[design/flow/config.mk]
export PLATFORM = sky130hd
export DESIGN_NAME = interpolation
export DESIGN_NICKNAME = interpolation
export VERILOG_FILES = /design/flow/design.v
export SDC_FILE = /design/flow/constraint.sdc
export NUM_CORES = 4
export LEC_CHECK = 0
export ABC_AREA = 1
export CAP_MARGIN = 20
export CORE_MARGIN = 2
export CORE_UTILIZATION = 71
export CTS_CLUSTER_DIAMETER = 24
export CTS_CLUSTER_SIZE = 60
export MAX_ROUTING_LAYER = met4
export PLACE_DENSITY = 0.4
export SETUP_SLACK_MARGIN = -0.32
export SLEW_MARGIN = 15
[design/flow/constraint.sdc]
create_clock -name core_clock -period 19.7 [get_ports {clk}]
set_input_delay 3.9400 -clock core_clock [delete_from_list [all_inputs] [get_ports {clk}]]
set_output_delay 3.9400 -clock core_clock [all_outputs]
set_load 0.01 [all_outputs]
[design/flow/design.v]
module interpolation (
    input           clk,
    input           RST,
    input           START,
    input   [5:0]   H0,
    input   [5:0]   V0,
    input   [3:0]   SW,
    input   [3:0]   SH,
    output          REN,
    input   [7:0]   R_DATA,
    output  [11:0]  ADDR,
    output  [7:0]   O_DATA,
    output          O_VALID
);
reg [5:0] reg_H0, reg_H0_next;
reg [5:0] reg_V0, reg_V0_next;
reg [3:0] reg_SW, reg_SW_next;
reg [3:0] reg_SH, reg_SH_next;
reg [11:0] reg_ADDR, reg_ADDR_next;
reg        output_valid, output_valid_next;  
reg        done, done_next;  
assign ADDR = reg_ADDR;
assign REN = 1'b0;
assign O_VALID = output_valid;
reg [9:0] width_sum, width_sum_next;
reg [9:0] height_sum, height_sum_next;
wire [5:0] X_lower, X_upper, Y_lower, Y_upper;
reg [5:0] last_y_row, last_y_row_next;  
reg x_divide, y_divide, x_divide_next, y_divide_next;
assign X_lower = width_sum[9:4];
assign X_upper = x_divide_next ? width_sum[9:4] : width_sum[9:4] + 1;
assign Y_lower = height_sum[9:4];
assign Y_upper = y_divide_next ? height_sum[9:4] : height_sum[9:4] + 1;
wire [5:0] next_X_lower, next_X_upper, next_Y_lower, next_Y_upper;
assign next_X_lower = width_sum_next[9:4];
assign next_X_upper = (width_sum_next[3:0] == 0) ? width_sum_next[9:4] : width_sum_next[9:4] + 1;
assign next_Y_lower = height_sum_next[9:4];
assign next_Y_upper = (height_sum_next[3:0] == 0) ? height_sum_next[9:4] : height_sum_next[9:4] + 1;
reg [3:0] x_ratio, x_ratio_next;  
reg [3:0] y_ratio, y_ratio_next;  
wire [7:0] left_margin, right_margin;
reg [7:0] data_y_lower [0:1];
reg [7:0] data_y_lower_next [0:1];
reg [7:0] data_y_upper [0:1];
reg [7:0] data_y_upper_next [0:1];
reg [4:0] count_cycle, count_cycle_next;
reg [1:0] pre_pre_state, pre_state, state, state_next;
wire pre_pre_state_is_11, pre_pre_state_is_10, pre_pre_state_is_01, pre_pre_state_is_00;
assign pre_pre_state_is_11 = pre_pre_state[1] & pre_pre_state[1];
assign pre_pre_state_is_00 = ~pre_pre_state[1] & ~pre_pre_state[0];
wire [5:0] x_ADDR, y_ADDR;
assign x_ADDR = state[1] ? X_upper : X_lower;
assign y_ADDR = state[0] ? Y_upper : Y_lower;
    Cal_Interpolation cal_inter_left (
        .DATA_1(data_y_lower[0]),
        .DATA_2(data_y_upper[0]),
        .ratio(y_ratio),
        .Out_DATA(left_margin)
    );
    Cal_Interpolation cal_inter_right (
        .DATA_1(data_y_lower[1]),
        .DATA_2(data_y_upper[1]),
        .ratio(y_ratio),
        .Out_DATA(right_margin)
    );
    Cal_Interpolation cal_inter (
        .DATA_1(left_margin),
        .DATA_2(right_margin),
        .ratio(x_ratio),
        .Out_DATA(O_DATA)
    );
always @(*)begin
    count_cycle_next = count_cycle;
    case(state)
        2'b00: begin
            if(y_divide_next | x_divide_next) begin
                state_next = 2'b11;
            end
            else begin
                state_next = 2'b01;
            end
        end
        2'b01: begin
            state_next = 2'b10;
        end
        2'b10: begin
            state_next = 2'b11;
        end
        2'b11: begin
            count_cycle_next = (count_cycle == 5'd16) ? 0 : count_cycle + 1;
            if(X_lower == next_X_lower && Y_upper == next_Y_upper) begin
                state_next = (X_upper == next_X_upper) ? 2'b11 : 2'b01;
            end
            else if(X_upper == next_X_lower) begin
                state_next = 2'b10;
            end
            else begin
                state_next = 2'b00;
            end
        end
    endcase
end
always @(*)begin
    reg_ADDR_next[5:0] = x_ADDR + reg_H0;
    reg_ADDR_next[11:6] = y_ADDR + reg_V0;
    output_valid_next = pre_state[1] & pre_state[0];
end
always @(*)begin
    case(pre_state)
        2'b00: begin
            data_y_lower_next[0] = R_DATA;
            data_y_lower_next[1] = x_divide ? R_DATA : data_y_lower[1];
            data_y_upper_next[0] = y_divide ? R_DATA : data_y_upper[0];
            data_y_upper_next[1] = data_y_upper[1];
        end
        2'b01: begin
            data_y_upper_next[0] = R_DATA;
            data_y_lower_next[0] = data_y_lower[0];
            data_y_lower_next[1] = data_y_lower[1];
            data_y_upper_next[1] = data_y_upper[1];
        end
        2'b10: begin
            data_y_lower_next[1] = R_DATA;
            data_y_lower_next[0] = pre_pre_state_is_11 ? data_y_lower[1] : data_y_lower[0];  
            data_y_upper_next[0] = pre_pre_state_is_11 ? data_y_upper[1] : data_y_upper[0];
            data_y_upper_next[1] = data_y_upper[1];
        end
        2'b11: begin
            data_y_upper_next[1] = R_DATA;
            data_y_lower_next[1] = y_divide ? R_DATA : data_y_lower[1];
            data_y_upper_next[0] = x_divide ? R_DATA : data_y_upper[0];
            data_y_lower_next[0] = y_divide ? data_y_upper[0] :
                                    x_divide ? data_y_lower[1] : data_y_lower[0];
        end
    endcase
end
always @(*)begin
    if(START) begin
        reg_H0_next = H0;
        reg_V0_next = V0;
        reg_SW_next = SW - 1;
        reg_SH_next = SH - 1;
    end
    else begin
        reg_H0_next = reg_H0;
        reg_V0_next = reg_V0;
        reg_SW_next = reg_SW;
        reg_SH_next = reg_SH;
    end
end
always @(*)begin
    if(state == 2'b11) begin
        if(count_cycle == 5'd16) begin
            width_sum_next = 0;
            height_sum_next = height_sum + reg_SH;
        end
        else begin
            width_sum_next = width_sum + reg_SW;
            height_sum_next = height_sum;
        end
    end
    else begin
        width_sum_next = width_sum;
        height_sum_next = height_sum;
    end
    x_divide_next = (width_sum[3:0] == 0);
    y_divide_next = (height_sum[3:0] == 0);
    x_ratio_next = width_sum[3:0];
    y_ratio_next = height_sum[3:0];
    if(height_sum[9:4] == reg_V0_next) begin
        done_next = 0;
    end
    else begin
        done_next = 1;
    end
end
always @(negedge clk) begin
    reg_ADDR <= reg_ADDR_next;
    data_y_lower[0] <= data_y_lower_next[0];
    data_y_lower[1] <= data_y_lower_next[1];
    data_y_upper[0] <= data_y_upper_next[0];
    data_y_upper[1] <= data_y_upper_next[1];
    output_valid <= output_valid_next;
end
always @(posedge clk) begin
    if(RST | START) begin
        width_sum <= 0;
        height_sum <= 0;
        state <= 2'b00;
        pre_state <= 2'b00;
        pre_pre_state <= 2'b00;
        x_divide <= 0;
        y_divide <= 0;
        x_ratio <= 0;
        y_ratio <= 0;
        done <= 1;
        count_cycle <= 0;
    end
    else begin
        width_sum <= width_sum_next;
        height_sum <= height_sum_next;
        state <= state_next;
        pre_state <= state;
        pre_pre_state <= pre_state;
        x_divide <= x_divide_next;
        y_divide <= y_divide_next;
        x_ratio <= x_ratio_next;
        y_ratio <= y_ratio_next;
        done <= done_next;
        count_cycle <= count_cycle_next;
    end
    reg_H0 <= reg_H0_next;
    reg_V0 <= reg_V0_next;
    reg_SW <= reg_SW_next;
    reg_SH <= reg_SH_next;
end
endmodule
module Cal_Interpolation (
    input   [7:0]   DATA_1,
    input   [7:0]   DATA_2,
    input   [3:0]   ratio,
    output  [7:0]   Out_DATA
);
    reg [3:0] flip_ratio;
    wire [7:0] d1_3, d1_2, d1_1, d1_0, d2_3, d2_2, d2_1, d2_0;
    wire [11:0] output_inter;
    assign d1_3 = {8{flip_ratio[3]}} & DATA_1;
    assign d1_2 = {8{flip_ratio[2]}} & DATA_1;
    assign d1_1 = {8{flip_ratio[1]}} & DATA_1;
    assign d1_0 = {8{flip_ratio[0]}} & DATA_1;
    assign d2_3 = {8{ratio[3]}} & DATA_2;
    assign d2_2 = {8{ratio[2]}} & DATA_2;
    assign d2_1 = {8{ratio[1]}} & DATA_2;
    assign d2_0 = {8{ratio[0]}} & DATA_2;
    assign output_inter = {d1_3, 3'b000} + {d1_2, 2'b00} + {d1_1, 1'b0} + d1_0 
                        + {d2_3, 3'b000} + {d2_2, 2'b00} + {d2_1, 1'b0} + d2_0 ;
    assign Out_DATA = (ratio == 4'b0000) ? DATA_1 : output_inter[11:4];
    always @(*)begin
        flip_ratio = ~ratio[3:0] + 1;
    end
endmodule
[design/flow/run.sh]
#!/bin/bash
# the make line also repeats each setting of config.mk as NAME=value (left out here)
make -C /OpenROAD-flow-scripts/flow DESIGN_CONFIG=/design/flow/config.mk WORK_HOME=/design/flow/orfs CLKGATE_MAP_FILE= finish
==> flow_metrics.py, run 1 <==
# Flow results
metrics = {
    "synth": {
        "adder_share_pct": 31.58,
        "ys.flop_type": "dfxtp_1",
        "yosysMostFrequentCell": "inv_1",
        "topCombFamilyByArea": "adder cells",
        "ys_sh_aoi_pct": 5.443,
        "synthCells": 1367,
        "simple_gate_share_pct": 21.51,
        "synth_flop_count": 105,
        "synth_xor_xnor_area_share_pct": 4.279,
        "syn-num-nets": 1592,
        "ys_warn_count": 10,
        "ys_area_sq_um": 10850,
        "synthDistinctLibCells": 46,
        "edf_count": 52,
        "mux_area_share_pct": 0.8188,
        "synth_seq_share_pct": 24.17,
        "syn-cell-area_sq_um": 10850,
        "yosysTopAreaCell": "fa_1",
        "yosys-top-cells-count": "inv_1, nand2_1, nor2_1, fa_1, nand3_1",
        "synthTopCellsByArea": "fa_1, edfxtp_1, inv_1",
        "synthArstFlopShare_pct": 0,
        "synth-cells-yosys": 1367,
        "syn_area_per_cell_sq_um": 7.936,
        "top_cell_area_share_pct": 24.54,
    },
    "final_timing": {
        "finClkSkew_ns": 0.1019,
        "relSlewSlack_pct": 30.05,
        "hold_viol_final": 0,
        "final-setup-viol-count": 8,
        "rsz0062_at_grt": "yes",
        "fin_tns_setup_ns": -16.85,
        "setup_ws_ns": -2.584,
        "worst_pin_slew_ns": 1.046,
        "slew_viol_final": 0,
    },
    "setup_path": {
        "slowest_delay_ns": 0.57,
        "crit_end": "O_DATA[7]",
        "reg2reg_slack_ns": 6.92,
        "worstPathRequired_ns": 15.76,
        "cp.depth": 42,
        "r2r-end": "reg_ADDR[11]$_DFF_N_",
        "cpMostUsedCell": "nor2_1",
        "critPathKind": "reg -> out",
        "cpLargestDelayFamily": "adder cells",
        "cp-startpoint": "data_y_upper[1][2]$_DFFE_NN_",
        "rr_worst_depth": 13,
        "critPathSlowestCell": "fa_1",
        "cp_max_fo": 4,
        "cp.arrival_ns": 18.34,
        "crit_buf_inv": 12,
        "endpoint_kind": "output port",
        "start_kind": "flip-flop",
        "r2r-start": "height_sum[1]$_SDFF_PP0_",
    },
    "pwr": {
        "p_sw_mw": 0.1802,
        "vdd_ir_drop_max_uv": 62.18,
        "power-top-group": "registers",
        "swShare_pct": 31.73,
        "comb_power_share_pct": 15.0,
        "intPower_mw": 0.3878,
        "total_power_mw": 0.5681,
        "power_frac_clock_pct": 40.6,
        "p_leak_nw": 6.710,
        "p_seq_mw": 0.252,
        "pg_comb_mw": 0.0852,
        "pg_clk_mw": 0.231,
        "sequentialPowerShare_pct": 44.4,
        "power.density_nw_per_um2": 43.71,
    },
    "cells_and_area": {
        "nNetsFinal": 1769,
        "combGateArea_sq_um": 7211,
        "seqCellArea_sq_um": 2623,
        "fillers": 885,
        "post-route-util_pct": 86.13,
        "instances_no_fill": 1737,
        "area_delta_synth_final_pct": 19.79,
    },
    "grt": {
        "antenna_found_initial": 0,
        "grt_max_degree": 34,
        "grt-ovfl-total": 0,
        "grt_pass1_wl_microns": 43550,
        "grt.total_usage_pct": 34.71,
        "grt_pass1_vias": 9801,
    },
    "die": {
        "pin_count": 53,
        "die_w_microns": 127.6,
        "fp_util_pct": 71.90,
        "dieArea_sq_um": 16290,
        "die_h_microns": 127.6,
        "rows": 45,
        "coreArea_sq_um": 15090,
    },
    "run_status": {
        "status": "complete, but fails checks",
        "failed_checks": "negative setup slack",
    },
    "detailed_routing": {
        "drc": 0,
        "via_count": 9602,
        "wl_microns": 27120,
        "drt_first_pass_iters": 5,
        "first_iter_violations": 685,
        "drtAntennaViolNets": 0,
        "avgViaCountPerCell": 5.528,
        "drt-wirelength-per-cell_microns": 15.61,
        "num_antenna_cells": 0,
    },
    "min_path": {
        "hold_class": "reg -> reg",
        "holdPathStages": 2,
        "hold_end": "count_cycle[1]$_SDFFE_PP0N_",
        "hold_start": "count_cycle[1]$_SDFFE_PP0N_",
    },
    "clock_tree": {
        "path_clk_slew_ns": 0.08,
        "clockBufferDepth": 2,
        "cts-htree-levels": 3,
        "holdBufCountCts": 0,
        "cts_tree": "yes",
        "worstSkewPairLatency_ns": 0.46,
        "clock_sinks": 105,
        "cts-root-buf": "clkbuf_16",
        "cts_buffers": 9,
    },
    "place": {
        "dp_hpwl_microns": 19080,
        "post-place-cells": 1651,
        "globalplace.congestion": 0.9332,
        "portBuffers": 51,
    },
    "job": {
        "log.warning_count": 77,
        "drv_cap": 0,
    },
}
==> per-stage QoR <==
stage               setup WS, ns  instance area [sq um]  hold slack, ns
floorplan                 -1.432                  10940          0.4475
global placement          -2.293                  12120          0.4789
detailed placement        -2.459                  12120          0.4812
CTS                       -2.391                  12860          0.5086
global route              -3.033                  13000          0.5467
finish                    -2.584                  13000          0.5089
==> final cells by class <==
cell class	count	share of cell area, %
clock buffers	9	1.733
clock inverters	52	1.964
inverters	315	9.136
multi-input cells	916	55.48
flip-flops and latches	105	20.18
well taps	188	1.810
repair buffers	152	9.695
==> what timing repair did <==
| action | 4_1_cts | 5_1_grt |
|---|---|---|
| gates resized | 78 | 23 |
| buffers inserted | 24 | 4 |
| setup endpoints to repair | 8 | 8 |
| pin swaps | 64 | 39 |
==> metal layers <==
metal  track usage (%)  part of all wire, %  vias to the layer above
met5                 -                    0                        -
met4             16.61                  4.7                        0
met3             4.899                  7.0                      132
met2             61.06                   51                      456
met1             39.07                   37                     4506
li1                  -                    -                     4508
==> run 2: changes to the inputs <==
ABC_AREA = not set   (was 1)
CORE_UTILIZATION = 58   (was 71)
CTS_CLUSTER_DIAMETER = not set   (was 24)
CTS_CLUSTER_SIZE = not set   (was 60)
MAX_ROUTING_LAYER = not set   (was met4)
PLACE_DENSITY = not set   (was 0.4)
SETUP_SLACK_MARGIN = 5.0   (was -0.32)
SLEW_MARGIN = 20   (was 15)
clock period = 21.1 ns   (was 19.7 ns; I/O delays follow)
==> flow_metrics.py, run 2 <==
# Flow results
metrics = {
    "run_status": {
        "status": "complete, but fails checks",
        "failed_checks": "negative setup slack",
    },
    "final_timing": {
        "setup_ws_ns": -1.971,
        "whs_ns": 0.4993,
        "final-setup-viol-count": 8,
        "rsz0062_at_grt": "yes",
        "worst_pin_slew_ns": 0.9839,
        "slew_viol_final": 0,
        "relSlewSlack_pct": 34.41,
        "finClkSkew_ns": 0.07375,
        "hold_viol_final": 0,
    },
    "cells_and_area": {
        "nNetsFinal": 1515,
        "area_delta_synth_final_pct": 19.52,
        "instances_no_fill": 1524,
        "finalInstanceArea_sq_um": 12660,
        "combGateArea_sq_um": 7456,
        "fillers": 1468,
        "post-route-util_pct": 70.47,
        "seqCellArea_sq_um": 2623,
    },
    "setup_path": {
        "start_kind": "flip-flop",
        "endpoint_kind": "output port",
        "reg2reg_slack_ns": 7.53,
        "cpMostUsedCell": "fa_1",
        "rr_worst_depth": 9,
        "r2r-end": "reg_ADDR[5]$_DFF_N_",
        "cp-startpoint": "data_y_upper[1][3]$_DFFE_NN_",
        "cp.depth": 35,
        "cp_max_fo": 3,
        "crit_buf_inv": 7,
        "worstPathRequired_ns": 16.88,
        "critPathKind": "reg -> out",
        "slowest_delay_ns": 0.55,
        "crit_end": "O_DATA[7]",
        "r2r-start": "width_sum[1]$_SDFF_PP0_",
        "cp.arrival_ns": 18.85,
        "critPathSlowestCell": "fa_1",
        "cpLargestDelayFamily": "adder cells",
    },
    "synth": {
        "synthDistinctLibCells": 62,
        "ys_warn_count": 10,
        "synth-cells-yosys": 1133,
        "synth_seq_share_pct": 24.76,
        "yosysMostFrequentCell": "inv_1",
        "syn-cell-area_sq_um": 10590,
        "topCombFamilyByArea": "adder cells",
        "synthCells": 1133,
        "ys_area_sq_um": 10590,
        "synth_xor_xnor_area_share_pct": 6.450,
        "synthArstFlopShare_pct": 0,
        "yosys-top-cells-count": "inv_1, fa_1, nor2_1, and2_1, nand2_1",
        "ys.flop_type": "dfxtp_1",
        "synth_flop_count": 105,
        "ys_sh_aoi_pct": 8.447,
        "top_cell_area_share_pct": 25.14,
        "adder_share_pct": 32.34,
        "edf_count": 52,
        "syn-num-nets": 1358,
        "yosysTopAreaCell": "fa_1",
        "synthTopCellsByArea": "fa_1, edfxtp_1, dfxtp_1",
        "simple_gate_share_pct": 17.70,
        "mux_area_share_pct": 2.776,
        "syn_area_per_cell_sq_um": 9.348,
    },
    "place": {
        "placed_area_sq_um": 11940,
        "globalplace.congestion": 0.9133,
        "post-place-cells": 1446,
        "place_ws_ns": -1.921,
        "dp_hpwl_microns": 17570,
        "portBuffers": 51,
    },
    "pwr": {
        "intPower_mw": 0.3578,
        "p_leak_nw": 5.875,
        "p_seq_mw": 0.234,
        "power.density_nw_per_um2": 40.53,
        "swShare_pct": 30.26,
        "pg_clk_mw": 0.215,
        "power-top-group": "registers",
        "comb_power_share_pct": 12.6,
        "vdd_ir_drop_max_uv": 45.92,
        "sequentialPowerShare_pct": 45.6,
        "pg_comb_mw": 0.0645,
        "power_frac_clock_pct": 41.9,
        "p_sw_mw": 0.1552,
    },
    "grt": {
        "grt_max_degree": 33,
        "grt_use_met1_pct": 31.52,
        "grt_pass1_wl_microns": 39270,
        "antenna_found_initial": 0,
        "grt.total_usage_pct": 24.93,
        "grt-ovfl-total": 0,
        "grt_use_met3_pct": 3.936,
        "grt_pass1_vias": 8405,
        "grt.busiest_layer": "met2",
        "gr-usage-met2_pct": 44.52,
    },
    "detailed_routing": {
        "drtAntennaViolNets": 0,
        "num_antenna_cells": 0,
        "drt-wirelength-per-cell_microns": 14.86,
        "first_iter_violations": 398,
        "avgViaCountPerCell": 5.251,
        "via_count": 8002,
        "drc": 0,
        "wl_microns": 22640,
        "drt_first_pass_iters": 5,
    },
    "die": {
        "fp_util_pct": 58.96,
        "dieArea_sq_um": 19360,
        "coreArea_sq_um": 17960,
        "die_h_microns": 139.1,
        "pin_count": 53,
        "die_w_microns": 139.1,
        "rows": 49,
    },
    "job": {
        "drv_cap": 0,
        "log.warning_count": 77,
    },
    "clock_tree": {
        "cts_tree": "yes",
        "cts_buffers": 9,
        "cts-htree-levels": 3,
        "worstSkewPairLatency_ns": 0.44,
        "clockBufferDepth": 2,
        "cts-root-buf": "clkbuf_16",
        "clock_sinks": 105,
        "path_clk_slew_ns": 0.08,
    },
    "min_path": {
        "hold_end": "count_cycle[1]$_SDFFE_PP0N_",
        "hold_class": "reg -> reg",
        "hold_start": "count_cycle[1]$_SDFFE_PP0N_",
        "holdPathStages": 2,
    },
}
## run 2: what timing repair did
action / 4_1_cts / 5_1_grt
setup endpoints to repair: 8 / 8
buffers inserted: 12 / 6
resized: 48 / 16
pin swaps: 35 / 35
hold buffers: 0 / 0
## run 2: layer usage
metal  up-vias  wire, microns
li1       3958              -
met1      3869           9829
met2       142          11670
met3        33            791
met4         0            350
met5         -              0
## run 2: cell type report
cell class,count,area share (%)
Multi-Input combinational cell,822,58.90
Sequential cell,105,20.72
Timing Repair Buffer,145,9.469
Inverter,162,4.804
Tap cell,229,2.264
Clock inverter,52,2.066
Clock buffer,9,1.779
## run 2: metrics by stage
stage | total power, mW | TNS, ns
2_1_floorplan | 0.2795 | -5.815
3_3_place_gp | 0.3137 | -11.69
3_5_place_dp | 0.3147 | -12.31
4_1_cts | 0.5181 | -13.08
5_1_grt | 0.5410 | -15.79
6_report | 0.5130 | -13.11
==> run 3: changes to the inputs <==
ABC_AREA = 1   (was not set)
CORE_UTILIZATION = 72   (was 58)
CTS_CLUSTER_DIAMETER = 54   (was not set)
CTS_CLUSTER_SIZE = 77   (was not set)
GPL_ROUTABILITY_DRIVEN = 0   (was not set)
HOLD_SLACK_MARGIN = 0.29   (was not set)
PLACE_DENSITY_LB_ADDON = 0.02   (was not set)
SETUP_SLACK_MARGIN = 4.41   (was 5.0)
TNS_END_PERCENT = 40   (was not set)
clock period = 17.7 ns   (was 21.1 ns; I/O delays follow)
==> flow_metrics.py, run 3 <==
# Flow results
metrics = {
    "run_status": {
        "status": "complete, but fails checks",
        "failed_checks": "negative setup slack",
    },
    "synth": {
        "mux_area_share_pct": 0.8188,
        "syn_area_per_cell_sq_um": 7.936,
        "top_cell_area_share_pct": 24.54,
        "yosysMostFrequentCell": "inv_1",
        "adder_share_pct": 31.58,
        "yosys-top-cells-count": "inv_1, nand2_1, nor2_1, fa_1, nand3_1",
        "topCombFamilyByArea": "adder cells",
        "yosysTopAreaCell": "fa_1",
        "syn-num-nets": 1592,
        "synth_xor_xnor_area_share_pct": 4.279,
        "ys_warn_count": 10,
        "synth-cells-yosys": 1367,
        "synthTopCellsByArea": "fa_1, edfxtp_1, inv_1",
        "synth_flop_count": 105,
        "edf_count": 52,
        "syn-cell-area_sq_um": 10850,
        "synthCells": 1367,
        "synth_seq_share_pct": 24.17,
        "ys_area_sq_um": 10850,
        "ys_sh_aoi_pct": 5.443,
        "simple_gate_share_pct": 21.51,
        "synthArstFlopShare_pct": 0,
        "synthDistinctLibCells": 46,
        "ys.flop_type": "dfxtp_1",
    },
    "pwr": {
        "intPower_mw": 0.4276,
        "pg_comb_mw": 0.0979,
        "p_seq_mw": 0.281,
        "comb_power_share_pct": 15.6,
        "power-top-group": "registers",
        "power_frac_clock_pct": 39.8,
        "p_leak_nw": 6.784,
        "total_power_mw": 0.6286,
        "swShare_pct": 31.98,
        "pg_clk_mw": 0.250,
        "p_sw_mw": 0.2011,
        "vdd_ir_drop_max_uv": 72.55,
        "power.density_nw_per_um2": 48.26,
        "sequentialPowerShare_pct": 44.7,
    },
    "place": {
        "post-place-cells": 1647,
        "dp_hpwl_microns": 19290,
        "placed_area_sq_um": 12120,
        "portBuffers": 51,
    },
    "grt": {
        "grt_max_degree": 34,
        "antenna_found_initial": 0,
        "grt.total_usage_pct": 34.48,
        "grt-ovfl-total": 0,
        "grt_pass1_vias": 10058,
        "grt_pass1_wl_microns": 44470,
    },
    "clock_tree": {
        "cts_tree": "yes",
        "cts_buffers": 9,
        "clockBufferDepth": 2,
        "path_clk_slew_ns": 0.08,
        "cts-htree-levels": 3,
        "worstSkewPairLatency_ns": 0.48,
        "holdBufCountCts": 0,
        "cts-root-buf": "clkbuf_16",
        "clock_sinks": 105,
    },
    "detailed_routing": {
        "routed.top_layer": "met4",
        "drc": 0,
        "wl_microns": 31020,
        "drt_first_pass_iters": 8,
        "avgViaCountPerCell": 5.854,
        "first_iter_violations": 1234,
        "via_count": 10215,
        "num_antenna_cells": 0,
        "drtAntennaViolNets": 0,
        "met3_length_microns": 3189,
        "met2WireLength_microns": 15290,
        "drt-wirelength-per-cell_microns": 17.77,
        "m1WireLength_microns": 10490,
    },
    "die": {
        "die_h_microns": 126.8,
        "pin_count": 53,
        "coreArea_sq_um": 14640,
        "dieArea_sq_um": 16070,
        "die_w_microns": 126.8,
        "rows": 44,
        "fp_util_pct": 74.09,
    },
    "cells_and_area": {
        "instances_no_fill": 1745,
        "finalInstanceArea_sq_um": 13030,
        "nNetsFinal": 1781,
        "area_delta_synth_final_pct": 20.07,
    },
    "setup_path": {
        "start_kind": "flip-flop",
        "cp_max_fo": 4,
        "crit_buf_inv": 10,
        "cp.depth": 42,
        "cp-startpoint": "data_y_upper[1][3]$_DFFE_NN_",
        "cpMostUsedCell": "fa_1",
        "rr_worst_depth": 13,
        "crit_end": "O_DATA[7]",
        "critPathSlowestCell": "fa_1",
        "r2r-end": "reg_ADDR[11]$_DFF_N_",
        "worstPathRequired_ns": 14.16,
        "cpLargestDelayFamily": "adder cells",
        "reg2reg_slack_ns": 5.96,
        "endpoint_kind": "output port",
        "r2r-start": "height_sum[1]$_SDFF_PP0_",
        "cp.arrival_ns": 17.67,
        "critPathKind": "reg -> out",
        "slowest_delay_ns": 0.60,
    },
    "min_path": {
        "holdPathStages": 2,
        "hold_class": "reg -> reg",
        "hold_start": "count_cycle[1]$_SDFFE_PP0N_",
        "hold_end": "count_cycle[1]$_SDFFE_PP0N_",
    },
    "final_timing": {
        "worst_pin_slew_ns": 1.078,
        "final-setup-viol-count": 8,
        "relSlewSlack_pct": 28.05,
        "finClkSkew_ns": 0.1221,
        "setup_ws_ns": -3.508,
        "slew_viol_final": 0,
        "hold_viol_final": 0,
        "rsz0062_at_grt": "yes",
    },
    "job": {
        "log.warning_count": 76,
        "drv_cap": 0,
    },
}
==> run 3: final cells by class <==
cell class                 count  area, sq um
sequential                   105         2623
fill                         674         1618
clock inverter                52        242.7
clock buffer                   9        225.2
multi-input combinational    916         7212
inverter                     315         1187
timing repair buffer         164         1306
tap                          184        230.2
==> run 3: through the flow <==
| step | setup TNS (ns) | util (%) | hold slack [ns] | setup slack (ns) |
|---|---|---|---|---|
| 6_report | -24.03 | 88.95 | 0.5005 | -3.508 |
| 5_1_grt | -25.87 | 88.95 | 0.5450 | -3.817 |
| 4_1_cts | -21.42 | 86.83 | 0.5058 | -2.931 |
| 3_5_place_dp | -19.92 | 82.76 | 0.4947 | -3.007 |
| 3_3_place_gp | -18.96 | 82.76 | 0.4812 | -2.875 |
| 2_1_floorplan | -13.08 | - | 0.4475 | -2.032 |
==> run 3: timing repair <==
| item | 4_1_cts | 5_1_grt |
|---|---|---|
| setup buffers | 17 | 21 |
| setup endpoints to repair | 21 | 8 |
| cloned | 0 | 0 |
| resized | 99 | 59 |
| pin swaps | 63 | 66 |
| hold endpoints to repair | 0 | 0 |
==> run 3: routing by layer <==
layer  global-route usage, %  vias to the layer above
met2                   62.45                      727
met3                   5.441                      229
met5                       0                        -
met4                   17.97                        0
li1                        -                     4531
met1                   39.46                     4728
==> run 4: changes to the inputs <==
ABC_AREA = not set   (was 1)
CAP_MARGIN = 15   (was 20)
CORE_ASPECT_RATIO = 1.38   (was not set)
CORE_MARGIN = 8   (was 2)
CORE_UTILIZATION = 40   (was 72)
CTS_CLUSTER_DIAMETER = not set   (was 54)
CTS_CLUSTER_SIZE = not set   (was 77)
GPL_ROUTABILITY_DRIVEN = 1   (was 0)
HOLD_SLACK_MARGIN = not set   (was 0.29)
MAX_ROUTING_LAYER = met5   (was not set)
PLACE_DENSITY_LB_ADDON = 0.06   (was 0.02)
SETUP_SLACK_MARGIN = 3.64   (was 4.41)
TNS_END_PERCENT = not set   (was 40)
clock period = 19.0 ns   (was 17.7 ns; I/O delays follow)
==> flow_metrics.py, run 4 <==
# Flow results
metrics = {
    "run_status": {
        "status": "complete, but fails checks",
        "failed_checks": "negative setup slack",
    },
    "synth": {
        "simple_gate_share_pct": 17.70,
        "synthTopCellsByArea": "fa_1, edfxtp_1, dfxtp_1",
        "yosysTopAreaCell": "fa_1",
        "synth_seq_share_pct": 24.76,
        "ys_area_sq_um": 10590,
        "syn_area_per_cell_sq_um": 9.348,
        "mux_area_share_pct": 2.776,
        "synth_flop_count": 105,
        "syn-num-nets": 1358,
        "adder_share_pct": 32.34,
        "ys.flop_type": "dfxtp_1",
        "syn-cell-area_sq_um": 10590,
        "edf_count": 52,
        "ys_sh_aoi_pct": 8.447,
        "yosys-top-cells-count": "inv_1, fa_1, nor2_1, and2_1, nand2_1",
        "yosysMostFrequentCell": "inv_1",
        "synth_xor_xnor_area_share_pct": 6.450,
        "synthCells": 1133,
        "ys_warn_count": 10,
        "synthDistinctLibCells": 62,
        "topCombFamilyByArea": "adder cells",
        "synth-cells-yosys": 1133,
        "synthArstFlopShare_pct": 0,
        "top_cell_area_share_pct": 25.14,
    },
    "setup_path": {
        "critPathSlowestCell": "fa_1",
        "endpoint_kind": "output port",
        "cpMostUsedCell": "fa_1",
        "cp_max_fo": 5,
        "critPathKind": "reg -> out",
        "slowest_delay_ns": 0.53,
        "reg2reg_slack_ns": 6.54,
        "crit_end": "O_DATA[7]",
        "start_kind": "flip-flop",
        "cp-startpoint": "data_y_upper[1][3]$_DFFE_NN_",
        "cpLargestDelayFamily": "adder cells",
        "cp.depth": 34,
        "cp.arrival_ns": 17.69,
        "r2r-start": "height_sum[3]$_SDFF_PP0_",
        "r2r-end": "reg_ADDR[11]$_DFF_N_",
        "rr_worst_depth": 9,
        "crit_buf_inv": 6,
        "worstPathRequired_ns": 15.20,
    },
    "min_path": {
        "holdPathStages": 2,
        "hold_end": "height_sum[0]$_SDFF_PP0_",
        "hold_class": "reg -> reg",
        "hold_start": "height_sum[0]$_SDFF_PP0_",
    },
    "job": {
        "drv_cap": 0,
        "log.warning_count": 75,
    },
    "final_timing": {
        "fin_tns_setup_ns": -17.10,
        "whs_ns": 0.5042,
        "worst_pin_slew_ns": 0.9417,
        "setup_ws_ns": -2.491,
        "final-setup-viol-count": 8,
        "relSlewSlack_pct": 37.22,
        "finClkSkew_ns": 0.06770,
        "slew_viol_final": 0,
        "hold_viol_final": 0,
        "rsz0062_at_grt": "yes",
    },
    "grt": {
        "antenna_found_initial": 0,
        "grt-ovfl-total": 0,
        "grt_pass1_vias": 8770,
        "grt_pass1_wl_microns": 42010,
        "grt.total_usage_pct": 16.26,
        "grt_max_degree": 33,
    },
    "place": {
        "post-place-cells": 1547,
        "globalplace.congestion": 0.8223,
        "dp_hpwl_microns": 19390,
        "placed_area_sq_um": 12110,
        "portBuffers": 51,
    },
    "detailed_routing": {
        "drt-wirelength-per-cell_microns": 15.05,
        "drc": 0,
        "avgViaCountPerCell": 4.906,
        "wl_microns": 24550,
        "drt_first_pass_iters": 4,
        "num_antenna_cells": 0,
        "first_iter_violations": 268,
        "via_count": 8002,
        "drtAntennaViolNets": 0,
    },
    "clock_tree": {
        "clock_sinks": 105,
        "cts_tree": "yes",
        "clockBufferDepth": 2,
        "path_clk_slew_ns": 0.08,
        "worstSkewPairLatency_ns": 0.43,
        "cts-root-buf": "clkbuf_16",
        "cts_buffers": 9,
        "cts-htree-levels": 3,
    },
    "cells_and_area": {
        "nNetsFinal": 1527,
        "finalInstanceArea_sq_um": 12980,
        "area_delta_synth_final_pct": 22.58,
        "instances_no_fill": 1631,
        "fillers": 2543,
    },
    "pwr": {
        "power-top-group": "registers",
        "vdd_ir_drop_max_uv": 52.46,
        "pg_clk_mw": 0.244,
        "sequentialPowerShare_pct": 44.9,
        "power.density_nw_per_um2": 44.56,
        "p_sw_mw": 0.1727,
        "intPower_mw": 0.4058,
        "total_power_mw": 0.5786,
        "power_frac_clock_pct": 42.2,
        "pg_comb_mw": 0.0747,
        "p_leak_nw": 5.971,
        "swShare_pct": 29.86,
        "p_seq_mw": 0.260,
        "comb_power_share_pct": 12.9,
    },
    "die": {
        "fp_util_pct": 40.31,
        "dieArea_sq_um": 32010,
        "pin_count": 53,
        "rows": 70,
        "die_w_microns": 154.5,
        "die_h_microns": 207.2,
        "coreArea_sq_um": 26280,
    },
}
## run 4: metal layers
metal | part of all wire (%) | GRT usage (%) | routed length [microns] | vias up
met4 | 2.0 | 6.032 | 487 | 0
met1 | 41 | 17.26 | 9989 | 3909
met5 | 0 | 0 | 0 | -
li1 | - | - | - | 3969
met3 | 1.7 | 2.083 | 406 | 29
met2 | 56 | 31.68 | 13670 | 95
## run 4: final cells by class
cell class / count / area (sq um) / area share, %
multi-input cells: 822 / 7546 / 58.12
flip-flops and latches: 105 / 2623 / 20.20
repair buffers: 157 / 1304 / 10.04
inverters: 162 / 608.1 / 4.684
well taps: 324 / 405.4 / 3.123
clock buffers: 10 / 250.2 / 1.928
clock inverters: 51 / 246.5 / 1.899
## run 4: repair_timing
item	CTS	global route
setup buffers	11	13
pin swaps	45	52
hold buffers	0	0
gates resized	57	36
endpoints found under the setup margin	8	8
## run 4: stage by stage
stage | utilization (%) | setup WS, ns
floorplan | - | -1.730
global placement | 46.10 | -2.528
detailed placement | 46.10 | -2.610
CTS | 48.48 | -2.595
global route | 49.41 | -2.843
finish | 49.41 | -2.491
==> run 5: changes to the inputs <==
CAP_MARGIN = 20   (was 15)
CORE_ASPECT_RATIO = not set   (was 1.38)
CORE_MARGIN = 2   (was 8)
CTS_CLUSTER_DIAMETER = 226   (was not set)
CTS_CLUSTER_SIZE = 85   (was not set)
GPL_ROUTABILITY_DRIVEN = not set   (was 1)
HOLD_SLACK_MARGIN = 0.13   (was not set)
MAX_ROUTING_LAYER = met4   (was met5)
PLACE_DENSITY_LB_ADDON = not set   (was 0.06)
SETUP_SLACK_MARGIN = not set   (was 3.64)
SLEW_MARGIN = 0   (was 20)
clock period = 32.0 ns   (was 19.0 ns; I/O delays follow)
==> flow_metrics.py, run 5 <==
# Flow results
metrics = {
    "clock_tree": {
        "cts-htree-levels": 3,
        "cts_tree": "yes",
        "worstSkewPairLatency_ns": 0.42,
        "clock_sinks": 105,
        "clockBufferDepth": 2,
        "holdBufCountCts": 0,
        "path_clk_slew_ns": 0.08,
        "cts-root-buf": "clkbuf_16",
        "cts_buffers": 9,
    },
    "cells_and_area": {
        "nNetsFinal": 1430,
        "post-route-util_pct": 45.85,
        "finalInstanceArea_sq_um": 11950,
        "area_delta_synth_final_pct": 12.82,
    },
    "setup_path": {
        "cpMostUsedCell": "fa_1",
        "worstPathRequired_ns": 25.60,
        "cp-startpoint": "data_y_upper[0][2]$_DFFE_NP_",
        "reg2reg_slack_ns": 12.95,
        "r2r-start": "width_sum[1]$_SDFF_PP0_",
        "start_kind": "flip-flop",
        "crit_buf_inv": 6,
        "critPathSlowestCell": "fa_1",
        "cp_max_fo": 5,
        "r2r-end": "reg_ADDR[5]$_DFF_N_",
        "endpoint_kind": "output port",
        "rr_worst_depth": 9,
        "cp.arrival_ns": 25.03,
        "slowest_delay_ns": 0.59,
        "critPathKind": "reg -> out",
        "crit_end": "O_DATA[6]",
        "cpLargestDelayFamily": "adder cells",
        "cp.depth": 31,
    },
    "synth": {
        "synthDistinctLibCells": 62,
        "yosysMostFrequentCell": "inv_1",
        "synth-cells-yosys": 1133,
        "edf_count": 52,
        "ys.flop_type": "dfxtp_1",
        "ys_area_sq_um": 10590,
        "synthTopCellsByArea": "fa_1, edfxtp_1, dfxtp_1",
        "synth_xor_xnor_area_share_pct": 6.450,
        "synth_seq_share_pct": 24.76,
        "adder_share_pct": 32.34,
        "syn_area_per_cell_sq_um": 9.348,
        "ys_sh_aoi_pct": 8.447,
        "mux_area_share_pct": 2.776,
        "simple_gate_share_pct": 17.70,
        "synth_flop_count": 105,
        "yosysTopAreaCell": "fa_1",
        "syn-cell-area_sq_um": 10590,
        "synthArstFlopShare_pct": 0,
        "synthCells": 1133,
        "ys_warn_count": 10,
        "top_cell_area_share_pct": 25.14,
        "syn-num-nets": 1358,
        "yosys-top-cells-count": "inv_1, fa_1, nor2_1, and2_1, nand2_1",
        "topCombFamilyByArea": "adder cells",
    },
    "grt": {
        "grt_pass1_vias": 8048,
        "grt_pass1_wl_microns": 38470,
        "grt-ovfl-total": 0,
        "grt_max_degree": 33,
        "antenna_found_initial": 0,
        "grt.total_usage_pct": 17.36,
    },
    "detailed_routing": {
        "drtAntennaViolNets": 0,
        "avgViaCountPerCell": 4.979,
        "drc": 0,
        "first_iter_violations": 323,
        "wl_microns": 22540,
        "drt_first_pass_iters": 7,
        "drt-wirelength-per-cell_microns": 14.59,
        "via_count": 7693,
        "num_antenna_cells": 0,
    },
    "final_timing": {
        "worst_pin_slew_ns": 1.036,
        "setup_ws_ns": 0.5720,
        "hold_viol_final": 0,
        "relSlewSlack_pct": 30.90,
        "final-setup-viol-count": 0,
        "rsz0062_at_grt": "no",
        "finClkSkew_ns": 0.07085,
        "slew_viol_final": 0,
        "fin_tns_setup_ns": 0,
    },
    "min_path": {
        "hold_class": "reg -> reg",
        "hold_start": "height_sum[0]$_SDFF_PP0_",
        "hold_end": "height_sum[0]$_SDFF_PP0_",
        "holdPathStages": 2,
    },
    "pwr": {
        "power.density_nw_per_um2": 27.80,
        "power_frac_clock_pct": 42.7,
        "intPower_mw": 0.2372,
        "pg_clk_mw": 0.142,
        "pg_comb_mw": 0.0340,
        "p_seq_mw": 0.156,
        "total_power_mw": 0.3321,
        "power-top-group": "registers",
        "p_sw_mw": 0.09492,
        "sequentialPowerShare_pct": 47.1,
        "p_leak_nw": 5.450,
        "comb_power_share_pct": 10.2,
        "swShare_pct": 28.58,
        "vdd_ir_drop_max_uv": 22.51,
    },
    "job": {
        "drv_cap": 0,
        "log.warning_count": 72,
    },
    "place": {
        "placed_area_sq_um": 11380,
        "place_ws_ns": 0.5008,
        "portBuffers": 51,
        "globalplace.congestion": 0.9004,
        "dp_hpwl_microns": 17820,
    },
    "run_status": {
        "status": "finished clean",
    },
    "die": {
        "fp_util_pct": 40.64,
        "coreArea_sq_um": 26060,
        "die_w_microns": 166.7,
        "dieArea_sq_um": 27800,
        "die_h_microns": 166.7,
        "pin_count": 53,
        "rows": 59,
    },
}
run 5: what timing repair did:
item                                    in CTS  in global routing
setup buffers                                0                  5
gates resized                                0                 11
endpoints found under the setup margin       0                  3
hold endpoints to repair                     0                  0
run 5: routing by layer:
layer | part of all wire, % | GRT usage [%] | up-vias
li1 | - | - | 3773
met1 | 45 | 21.42 | 3773
met2 | 50 | 29.88 | 121
met3 | 3.1 | 2.543 | 26
met4 | 1.6 | 4.610 | 0
met5 | 0 | - | -
run 5: layout make-up:
| cell class | count | area, sq um |
|---|---|---|
| Fill cell | 2532 | 14110 |
| Multi-Input combinational cell | 822 | 7221 |
| Sequential cell | 105 | 2623 |
| Inverter | 162 | 608.1 |
| Timing Repair Buffer | 60 | 580.6 |
| Tap cell | 335 | 419.2 |
| Clock buffer | 11 | 275.3 |
| Clock inverter | 50 | 222.7 |
run 5: stage by stage:
stage,cells,hold WS [ns]
3_5_place_dp,1480,0.4876
6_report,1545,0.5026
5_1_grt,1545,0.5410
2_1_floorplan,1133,0.4559
3_3_place_gp,1480,0.4841
4_1_cts,1540,0.5029
==> run 6: changes to the inputs <==
ABC_AREA = 1   (was not set)
CTS_CLUSTER_DIAMETER = 385   (was 226)
CTS_CLUSTER_SIZE = 26   (was 85)
HOLD_SLACK_MARGIN = not set   (was 0.13)
PLACE_DENSITY = 0.93   (was not set)
SETUP_SLACK_MARGIN = -0.32   (was not set)
SLEW_MARGIN = 15   (was 0)
clock period = 17.4 ns   (was 32.0 ns; I/O delays follow)
==> flow_metrics.py, run 6 <==
# Flow results
metrics = {
    "synth": {
        "yosys-top-cells-count": "inv_1, nand2_1, nor2_1, fa_1, nand3_1",
        "synthArstFlopShare_pct": 0,
        "top_cell_area_share_pct": 24.54,
        "ys_area_sq_um": 10850,
        "ys.flop_type": "dfxtp_1",
        "mux_area_share_pct": 0.8188,
        "syn_area_per_cell_sq_um": 7.936,
        "synth_seq_share_pct": 24.17,
        "synthCells": 1367,
        "edf_count": 52,
        "yosysTopAreaCell": "fa_1",
        "simple_gate_share_pct": 21.51,
        "synth-cells-yosys": 1367,
        "ys_warn_count": 10,
        "synth_xor_xnor_area_share_pct": 4.279,
        "syn-cell-area_sq_um": 10850,
        "adder_share_pct": 31.58,
        "yosysMostFrequentCell": "inv_1",
        "synth_flop_count": 105,
        "syn-num-nets": 1592,
        "synthDistinctLibCells": 46,
        "topCombFamilyByArea": "adder cells",
        "synthTopCellsByArea": "fa_1, edfxtp_1, inv_1",
        "ys_sh_aoi_pct": 5.443,
    },
    "min_path": {
        "hold_start": "width_sum[0]$_SDFF_PP0_",
        "hold_end": "x_ratio[0]$_SDFF_PP0_",
        "hold_class": "reg -> reg",
        "holdPathStages": 2,
    },
    "pwr": {
        "sequentialPowerShare_pct": 44.4,
        "total_power_mw": 0.6449,
        "intPower_mw": 0.4382,
        "vdd_ir_drop_max_uv": 59.64,
        "power.density_nw_per_um2": 48.35,
        "p_seq_mw": 0.286,
        "p_leak_nw": 6.794,
        "power_frac_clock_pct": 40.2,
        "pg_comb_mw": 0.0993,
        "power-top-group": "registers",
        "swShare_pct": 32.05,
        "pg_clk_mw": 0.259,
        "comb_power_share_pct": 15.4,
        "p_sw_mw": 0.2067,
    },
    "clock_tree": {
        "cts_tree": "yes",
        "clockBufferDepth": 2,
        "cts_buffers": 9,
        "path_clk_slew_ns": 0.08,
        "cts-htree-levels": 3,
        "cts-root-buf": "clkbuf_16",
        "worstSkewPairLatency_ns": 0.44,
        "clock_sinks": 105,
    },
    "cells_and_area": {
        "finalInstanceArea_sq_um": 13340,
        "fillers": 2311,
        "instances_no_fill": 1896,
        "nNetsFinal": 1775,
        "area_delta_synth_final_pct": 22.94,
    },
    "run_status": {
        "status": "complete, but fails checks",
        "failed_checks": "negative setup slack",
    },
    "place": {
        "dp_hpwl_microns": 20200,
        "portBuffers": 51,
        "globalplace.congestion": 0.9131,
        "placed_area_sq_um": 12350,
        "post-place-cells": 1808,
    },
    "setup_path": {
        "r2r-end": "reg_ADDR[11]$_DFF_N_",
        "crit_buf_inv": 11,
        "cp_max_fo": 4,
        "endpoint_kind": "output port",
        "crit_end": "O_DATA[7]",
        "slowest_delay_ns": 0.57,
        "cp.arrival_ns": 17.25,
        "start_kind": "flip-flop",
        "critPathKind": "reg -> out",
        "reg2reg_slack_ns": 5.70,
        "rr_worst_depth": 13,
        "cpLargestDelayFamily": "adder cells",
        "cp.depth": 44,
        "worstPathRequired_ns": 13.92,
        "critPathSlowestCell": "fa_1",
        "cp-startpoint": "data_y_upper[1][5]$_DFFE_NN_",
        "r2r-start": "height_sum[1]$_SDFF_PP0_",
    },
    "detailed_routing": {
        "num_antenna_cells": 0,
        "first_iter_violations": 758,
        "drc": 0,
        "avgViaCountPerCell": 5.172,
        "drt_first_pass_iters": 5,
        "drt-wirelength-per-cell_microns": 15.45,
        "via_count": 9807,
        "wl_microns": 29300,
        "drtAntennaViolNets": 0,
    },
    "final_timing": {
        "whs_ns": 0.5023,
        "worst_pin_slew_ns": 1.109,
        "setup_ws_ns": -3.330,
        "relSlewSlack_pct": 25.97,
        "finClkSkew_ns": 0.07782,
        "hold_viol_final": 0,
        "rsz0062_at_grt": "yes",
        "final-setup-viol-count": 8,
        "slew_viol_final": 0,
        "fin_tns_setup_ns": -22.70,
    },
    "die": {
        "die_h_microns": 168.7,
        "coreArea_sq_um": 26800,
        "fp_util_pct": 40.48,
        "dieArea_sq_um": 28460,
        "pin_count": 53,
        "rows": 60,
        "die_w_microns": 168.7,
    },
    "job": {
        "drv_cap": 0,
        "log.warning_count": 75,
    },
    "grt": {
        "grt-ovfl-total": 0,
        "grt_pass1_wl_microns": 46220,
        "grt_pass1_vias": 10325,
        "grt_max_degree": 34,
        "antenna_found_initial": 0,
        "grt.total_usage_pct": 20.49,
    },
}
[run 6: cell type report]
cell class              instances  area [sq um]  area share (%)
clock buffers                   9         225.2           1.689
flip-flops and latches        105          2623           19.66
inverters                     315          1190           8.921
clock inverters                52         242.7           1.820
well taps                     341         426.7           3.199
multi-input cells             916          7311           54.81
repair buffers                158          1320           9.897
[run 6: stage by stage]
step / util (%) / worst slack (ns)
after global routing: 49.77 / -3.729
final: 49.77 / -3.330
after detailed placement: 46.06 / -3.223
after global placement: 46.06 / -3.096
after floorplan: - / -2.122
after CTS: 48.72 / -3.129
[run 6: routing by layer]
layer,vias to the layer above,global-route usage (%),wire length (microns)
li1,4514,-,-
met1,4674,22.62,11090
met2,469,35.50,14910
met3,150,3.390,1788
met4,0,11.02,1508
met5,-,-,0
[run 6: timing repair]
item                                    4_1_cts  5_1_grt
pin swaps                                    68       18
gates resized                                69       71
endpoints found under the setup margin        8        8
gates cloned                                  0        0
hold buffers                                  0        0
setup buffers                                23        6
==> run 7: changes to the inputs <==
ABC_AREA = not set   (was 1)
CAP_MARGIN = 25   (was 20)
CELL_PAD_IN_SITES_DETAIL_PLACEMENT = 2   (was not set)
CELL_PAD_IN_SITES_GLOBAL_PLACEMENT = 1   (was not set)
CORE_ASPECT_RATIO = 1.21   (was not set)
CORE_MARGIN = 5   (was 2)
CORE_UTILIZATION = 60   (was 40)
CTS_CLUSTER_DIAMETER = not set   (was 385)
CTS_CLUSTER_SIZE = not set   (was 26)
GPL_TIMING_DRIVEN = 0   (was not set)
MAX_ROUTING_LAYER = met5   (was met4)
PLACE_DENSITY = not set   (was 0.93)
PLACE_DENSITY_LB_ADDON = 0.17   (was not set)
SETUP_SLACK_MARGIN = not set   (was -0.32)
SLEW_MARGIN = 20   (was 15)
clock period = 46.8 ns   (was 17.4 ns; I/O delays follow)
==> flow_metrics.py, run 7 <==
# Auto-generated metrics
metrics = {
    "synth": {
        "mux_area_share_pct": 2.776,
        "synthTopCellsByArea": "fa_1, edfxtp_1, dfxtp_1",
        "synth_seq_share_pct": 24.76,
        "topCombFamilyByArea": "adder cells",
        "simple_gate_share_pct": 17.70,
        "synthArstFlopShare_pct": 0,
        "yosysTopAreaCell": "fa_1",
        "ys.flop_type": "dfxtp_1",
        "edf_count": 52,
        "ys_sh_aoi_pct": 8.447,
        "synth_flop_count": 105,
        "synth_xor_xnor_area_share_pct": 6.450,
        "top_cell_area_share_pct": 25.14,
        "synthDistinctLibCells": 62,
        "ys_area_sq_um": 10590,
        "syn-num-nets": 1358,
        "synthCells": 1133,
        "yosys-top-cells-count": "inv_1, fa_1, nor2_1, and2_1, nand2_1",
        "syn-cell-area_sq_um": 10590,
        "yosysMostFrequentCell": "inv_1",
        "syn_area_per_cell_sq_um": 9.348,
        "ys_warn_count": 10,
        "adder_share_pct": 32.34,
        "synth-cells-yosys": 1133,
    },
    "place": {
        "portBuffers": 51,
        "globalplace.congestion": 0.9288,
    },
    "run_status": {
        "lastStage": "detailed placement (3_5_place_dp)",
        "firstError": "[ERROR DPL-0033] detailed placement checks failed during check placement.",
        "status": "stopped before the end",
    },
    "die": {
        "fp_util_pct": 60.96,
        "dieArea_sq_um": 20420,
        "coreArea_sq_um": 17370,
        "pin_count": 53,
        "die_w_microns": 130.8,
        "rows": 53,
        "die_h_microns": 156.1,
    },
}
==> run 7: metrics by stage <==
step	hold slack, ns	instances
floorplan	0.4559	1133
global placement	0.4777	1404
==> run 8: changes to the inputs <==
ABC_AREA = 1   (was not set)
CAP_MARGIN = 20   (was 25)
CELL_PAD_IN_SITES_DETAIL_PLACEMENT = not set   (was 2)
CELL_PAD_IN_SITES_GLOBAL_PLACEMENT = not set   (was 1)
CORE_ASPECT_RATIO = not set   (was 1.21)
CORE_MARGIN = 2   (was 5)
CORE_UTILIZATION = 68   (was 60)
CTS_CLUSTER_DIAMETER = 88   (was not set)
CTS_CLUSTER_SIZE = 26   (was not set)
GPL_TIMING_DRIVEN = not set   (was 0)
MAX_ROUTING_LAYER = met4   (was met5)
PLACE_DENSITY = 0.6   (was not set)
PLACE_DENSITY_LB_ADDON = not set   (was 0.17)
SETUP_SLACK_MARGIN = -0.32   (was not set)
SLEW_MARGIN = 15   (was 20)
clock period = 20.0 ns   (was 46.8 ns; I/O delays follow)
==> flow_metrics.py, run 8 <==
# Flow results
metrics = {
    "min_path": {
        "hold_end": "count_cycle[1]$_SDFFE_PP0N_",
        "hold_start": "count_cycle[1]$_SDFFE_PP0N_",
        "holdPathStages": 2,
        "hold_class": "reg -> reg",
    },
    "setup_path": {
        "critPathSlowestCell": "fa_1",
        "endpoint_kind": "output port",
        "crit_end": "O_DATA[7]",
        "r2r-start": "height_sum[1]$_SDFF_PP0_",
        "rr_worst_depth": 13,
        "critPathKind": "reg -> out",
        "cp-startpoint": "data_y_upper[1][4]$_DFFE_NN_",
        "cpLargestDelayFamily": "adder cells",
        "reg2reg_slack_ns": 7.03,
        "cp.depth": 42,
        "slowest_delay_ns": 0.56,
        "start_kind": "flip-flop",
        "cp_max_fo": 4,
        "r2r-end": "reg_ADDR[11]$_DFF_N_",
        "cpMostUsedCell": "fa_1",
        "worstPathRequired_ns": 16.00,
        "cp.arrival_ns": 18.36,
        "crit_buf_inv": 9,
    },
    "synth": {
        "synthDistinctLibCells": 46,
        "ys.flop_type": "dfxtp_1",
        "top_cell_area_share_pct": 24.54,
        "topCombFamilyByArea": "adder cells",
        "ys_sh_aoi_pct": 5.443,
        "synthTopCellsByArea": "fa_1, edfxtp_1, inv_1",
        "yosys-top-cells-count": "inv_1, nand2_1, nor2_1, fa_1, nand3_1",
        "ys_warn_count": 10,
        "yosysMostFrequentCell": "inv_1",
        "syn-cell-area_sq_um": 10850,
        "synth_xor_xnor_area_share_pct": 4.279,
        "syn_area_per_cell_sq_um": 7.936,
        "synth_flop_count": 105,
        "syn-num-nets": 1592,
        "mux_area_share_pct": 0.8188,
        "ys_area_sq_um": 10850,
        "synthArstFlopShare_pct": 0,
        "synthCells": 1367,
        "edf_count": 52,
        "synth_seq_share_pct": 24.17,
        "adder_share_pct": 31.58,
        "simple_gate_share_pct": 21.51,
        "yosysTopAreaCell": "fa_1",
        "synth-cells-yosys": 1367,
    },
    "pwr": {
        "p_seq_mw": 0.248,
        "power_frac_clock_pct": 41.5,
        "swShare_pct": 30.40,
        "p_sw_mw": 0.1704,
        "pg_clk_mw": 0.233,
        "power-top-group": "registers",
        "p_leak_nw": 6.704,
        "sequentialPowerShare_pct": 44.3,
        "intPower_mw": 0.3901,
        "pg_comb_mw": 0.0797,
        "vdd_ir_drop_max_uv": 74.54,
        "comb_power_share_pct": 14.2,
        "power.density_nw_per_um2": 43.30,
    },
    "clock_tree": {
        "worstSkewPairLatency_ns": 0.44,
        "path_clk_slew_ns": 0.08,
        "cts-htree-levels": 3,
        "cts-root-buf": "clkbuf_16",
        "clockBufferDepth": 2,
        "cts_buffers": 9,
        "cts_tree": "yes",
        "clock_sinks": 105,
    },
    "grt": {
        "grt_pass1_vias": 9443,
        "grt-ovfl-total": 0,
        "grt.total_usage_pct": 32.61,
        "grt_max_degree": 34,
        "antenna_found_initial": 0,
        "grt_pass1_wl_microns": 42170,
    },
    "die": {
        "dieArea_sq_um": 16980,
        "die_w_microns": 130.3,
        "rows": 46,
        "pin_count": 53,
        "die_h_microns": 130.3,
        "fp_util_pct": 69.05,
        "coreArea_sq_um": 15710,
    },
    "cells_and_area": {
        "area_delta_synth_final_pct": 19.32,
        "nNetsFinal": 1765,
        "post-route-util_pct": 82.39,
    },
    "detailed_routing": {
        "drt-wirelength-per-cell_microns": 14.37,
        "via_count": 9260,
        "drt_first_pass_iters": 5,
        "avgViaCountPerCell": 5.258,
        "num_antenna_cells": 0,
        "wl_microns": 25310,
        "first_iter_violations": 564,
        "drtAntennaViolNets": 0,
        "drc": 0,
    },
    "final_timing": {
        "hold_viol_final": 0,
        "finClkSkew_ns": 0.07725,
        "worst_pin_slew_ns": 1.040,
        "slew_viol_final": 0,
        "relSlewSlack_pct": 30.62,
        "whs_ns": 0.5027,
        "final-setup-viol-count": 8,
        "setup_ws_ns": -2.363,
        "rsz0062_at_grt": "yes",
    },
    "place": {
        "portBuffers": 51,
        "dp_hpwl_microns": 19090,
        "globalplace.congestion": 0.9395,
    },
    "job": {
        "log.warning_count": 77,
        "drv_cap": 0,
    },
    "run_status": {
        "failed_checks": "negative setup slack",
        "status": "complete, but fails checks",
    },
}
[run 8: area by class of cell]
| cell class | instances | area [sq um] |
|---|---|---|
| multi-input cells | 916 | 7164 |
| fillers | 1069 | 2768 |
| flip-flops and latches | 105 | 2623 |
| repair buffers | 148 | 1214 |
| inverters | 315 | 1187 |
| well taps | 216 | 270.3 |
| clock inverters | 52 | 261.5 |
| clock buffers | 9 | 225.2 |
[run 8: per-layer routing]
metal	global-route usage, %	part of all wire, %	vias to the layer above
met3	5.494	5.6	63
met1	37.52	39	4441
met4	12.33	3.1	0
met2	57.28	52	269
met5	-	0	-
li1	-	-	4487
[run 8: per-stage QoR]
stage,std cells,power [mW],area (sq um),setup slack (ns),TNS [ns]
2_1_floorplan,1367,0.3017,10940,-1.342,-7.564
3_3_place_gp,1682,0.3422,12180,-2.209,-13.61
3_5_place_dp,1682,0.3440,12180,-2.331,-14.70
4_1_cts,1754,0.5584,12820,-2.254,-14.58
5_1_grt,1761,0.5855,12940,-2.724,-17.31
6_report,1761,0.5606,12940,-2.363,-14.94
[run 8: timing repair]
| action | CTS | global route |
|---|---|---|
| hold buffers | 0 | 0 |
| pin swaps | 62 | 41 |
| resized | 66 | 24 |
| gates cloned | 0 | 0 |
| endpoints found under the setup margin | 8 | 8 |
| setup buffers | 12 | 8 |
==> run 9: changes to the inputs <==
CORE_UTILIZATION = 58   (was 68)
CTS_CLUSTER_DIAMETER = not set   (was 88)
CTS_CLUSTER_SIZE = not set   (was 26)
MAX_ROUTING_LAYER = not set   (was met4)
PLACE_DENSITY = not set   (was 0.6)
SETUP_SLACK_MARGIN = not set   (was -0.32)
SLEW_MARGIN = 20   (was 15)
clock period = 26.4 ns   (was 20.0 ns; I/O delays follow)
==> flow_metrics.py, run 9 <==
# Flow results
metrics = {
    "grt": {
        "grt.total_usage_pct": 26.32,
        "antenna_found_initial": 0,
        "grt_max_degree": 34,
        "grt_pass1_vias": 9335,
        "grt_pass1_wl_microns": 42160,
        "grt-ovfl-total": 0,
    },
    "final_timing": {
        "finClkSkew_ns": 0.06875,
        "slew_viol_final": 0,
        "rsz0062_at_grt": "yes",
        "final-setup-viol-count": 3,
        "worst_pin_slew_ns": 0.9404,
        "hold_viol_final": 0,
        "relSlewSlack_pct": 37.31,
        "setup_ws_ns": -0.1831,
    },
    "pwr": {
        "pg_comb_mw": 0.0624,
        "intPower_mw": 0.2897,
        "swShare_pct": 31.32,
        "vdd_ir_drop_max_uv": 28.78,
        "p_leak_nw": 6.695,
        "power_frac_clock_pct": 40.7,
        "power.density_nw_per_um2": 32.41,
        "comb_power_share_pct": 14.8,
        "pg_clk_mw": 0.172,
        "power-top-group": "registers",
        "sequentialPowerShare_pct": 44.5,
        "p_sw_mw": 0.1321,
        "p_seq_mw": 0.188,
    },
    "synth": {
        "yosys-top-cells-count": "inv_1, nand2_1, nor2_1, fa_1, nand3_1",
        "ys_area_sq_um": 10850,
        "topCombFamilyByArea": "adder cells",
        "mux_area_share_pct": 0.8188,
        "edf_count": 52,
        "synth-cells-yosys": 1367,
        "syn-num-nets": 1592,
        "synthArstFlopShare_pct": 0,
        "top_cell_area_share_pct": 24.54,
        "yosysTopAreaCell": "fa_1",
        "adder_share_pct": 31.58,
        "yosysMostFrequentCell": "inv_1",
        "synthTopCellsByArea": "fa_1, edfxtp_1, inv_1",
        "simple_gate_share_pct": 21.51,
        "synth_flop_count": 105,
        "synthDistinctLibCells": 46,
        "synth_seq_share_pct": 24.17,
        "ys_sh_aoi_pct": 5.443,
        "ys.flop_type": "dfxtp_1",
        "synth_xor_xnor_area_share_pct": 4.279,
        "ys_warn_count": 10,
        "syn_area_per_cell_sq_um": 7.936,
        "synthCells": 1367,
        "syn-cell-area_sq_um": 10850,
    },
    "detailed_routing": {
        "met2WireLength_microns": 12210,
        "wl_microns": 24460,
        "routed.top_layer": "met4",
        "drtAntennaViolNets": 0,
        "first_iter_violations": 434,
        "drt-wirelength-per-cell_microns": 13.77,
        "drt_first_pass_iters": 5,
        "via_count": 8987,
        "m1WireLength_microns": 10630,
        "avgViaCountPerCell": 5.057,
        "drc": 0,
        "num_antenna_cells": 0,
        "met3_length_microns": 959,
    },
    "die": {
        "coreArea_sq_um": 18520,
        "pin_count": 53,
        "dieArea_sq_um": 19810,
        "rows": 50,
        "die_w_microns": 140.8,
        "fp_util_pct": 58.59,
        "die_h_microns": 140.8,
    },
    "setup_path": {
        "critPathSlowestCell": "fa_1",
        "endpoint_kind": "output port",
        "reg2reg_slack_ns": 10.30,
        "cpMostUsedCell": "fa_1",
        "worstPathRequired_ns": 21.12,
        "cp-startpoint": "data_y_upper[1][4]$_DFFE_NN_",
        "slowest_delay_ns": 0.52,
        "rr_worst_depth": 13,
        "crit_end": "O_DATA[7]",
        "cp.depth": 41,
        "critPathKind": "reg -> out",
        "r2r-end": "reg_ADDR[11]$_DFF_N_",
        "r2r-start": "height_sum[1]$_SDFF_PP0_",
        "cp_max_fo": 3,
        "crit_buf_inv": 11,
        "cp.arrival_ns": 21.30,
        "cpLargestDelayFamily": "adder cells",
        "start_kind": "flip-flop",
    },
    "run_status": {
        "failed_checks": "negative setup slack",
        "status": "complete, but fails checks",
    },
    "job": {
        "log.warning_count": 76,
        "drv_cap": 0,
    },
    "cells_and_area": {
        "area_delta_synth_final_pct": 19.96,
        "seqCellArea_sq_um": 2623,
        "post-route-util_pct": 70.28,
        "combGateArea_sq_um": 7182,
        "nNetsFinal": 1763,
        "finalInstanceArea_sq_um": 13020,
        "fillers": 1575,
    },
    "clock_tree": {
        "cts_tree": "yes",
        "path_clk_slew_ns": 0.09,
        "cts_buffers": 9,
        "clock_sinks": 105,
        "cts-root-buf": "clkbuf_16",
        "cts-htree-levels": 3,
        "worstSkewPairLatency_ns": 0.44,
        "clockBufferDepth": 2,
    },
    "min_path": {
        "hold_end": "count_cycle[1]$_SDFFE_PP0N_",
        "hold_class": "reg -> reg",
        "hold_start": "count_cycle[1]$_SDFFE_PP0N_",
        "holdPathStages": 2,
    },
    "place": {
        "dp_hpwl_microns": 19040,
        "globalplace.congestion": 0.8809,
        "place_ws_ns": -0.6814,
        "portBuffers": 51,
        "placed_area_sq_um": 12080,
    },
}
[run 9: layout make-up]
type	count	share of cell area, %
clock inverter	52	2.019
sequential	105	20.15
multi-input combinational	916	55.18
tap	234	2.250
inverter	315	9.123
clock buffer	9	1.730
timing repair buffer	146	9.546
[run 9: what timing repair did]
item                                    in CTS  in global routing
hold buffers                                 0                  0
endpoints found under the hold margin        0                  0
endpoints found under the setup margin       7                  7
pin swaps                                  103                 57
cloned                                       0                  0
setup buffers                               18                  5
resized                                     93                 39
[run 9: stage by stage]
stage	hold slack (ns)	setup TNS, ns	power (mW)	instances
detailed placement	0.4914	-1.846	0.2592	1696
global placement	0.4836	-1.613	0.2584	1696
global route	0.5315	-2.005	0.4432	1777
floorplan	0.4475	0	0.2278	1367
finish	0.5099	-0.2346	0.4218	1777
CTS	0.5095	-0.4666	0.4242	1773
[run 9: metal layers]
layer  track usage [%]  up-vias
li1                  -     4484
met1             33.08     4271
met2             46.39      189
met3             3.804       43
met4             9.632        0
met5                 0        -
Power and IR drop assume default switching activity.
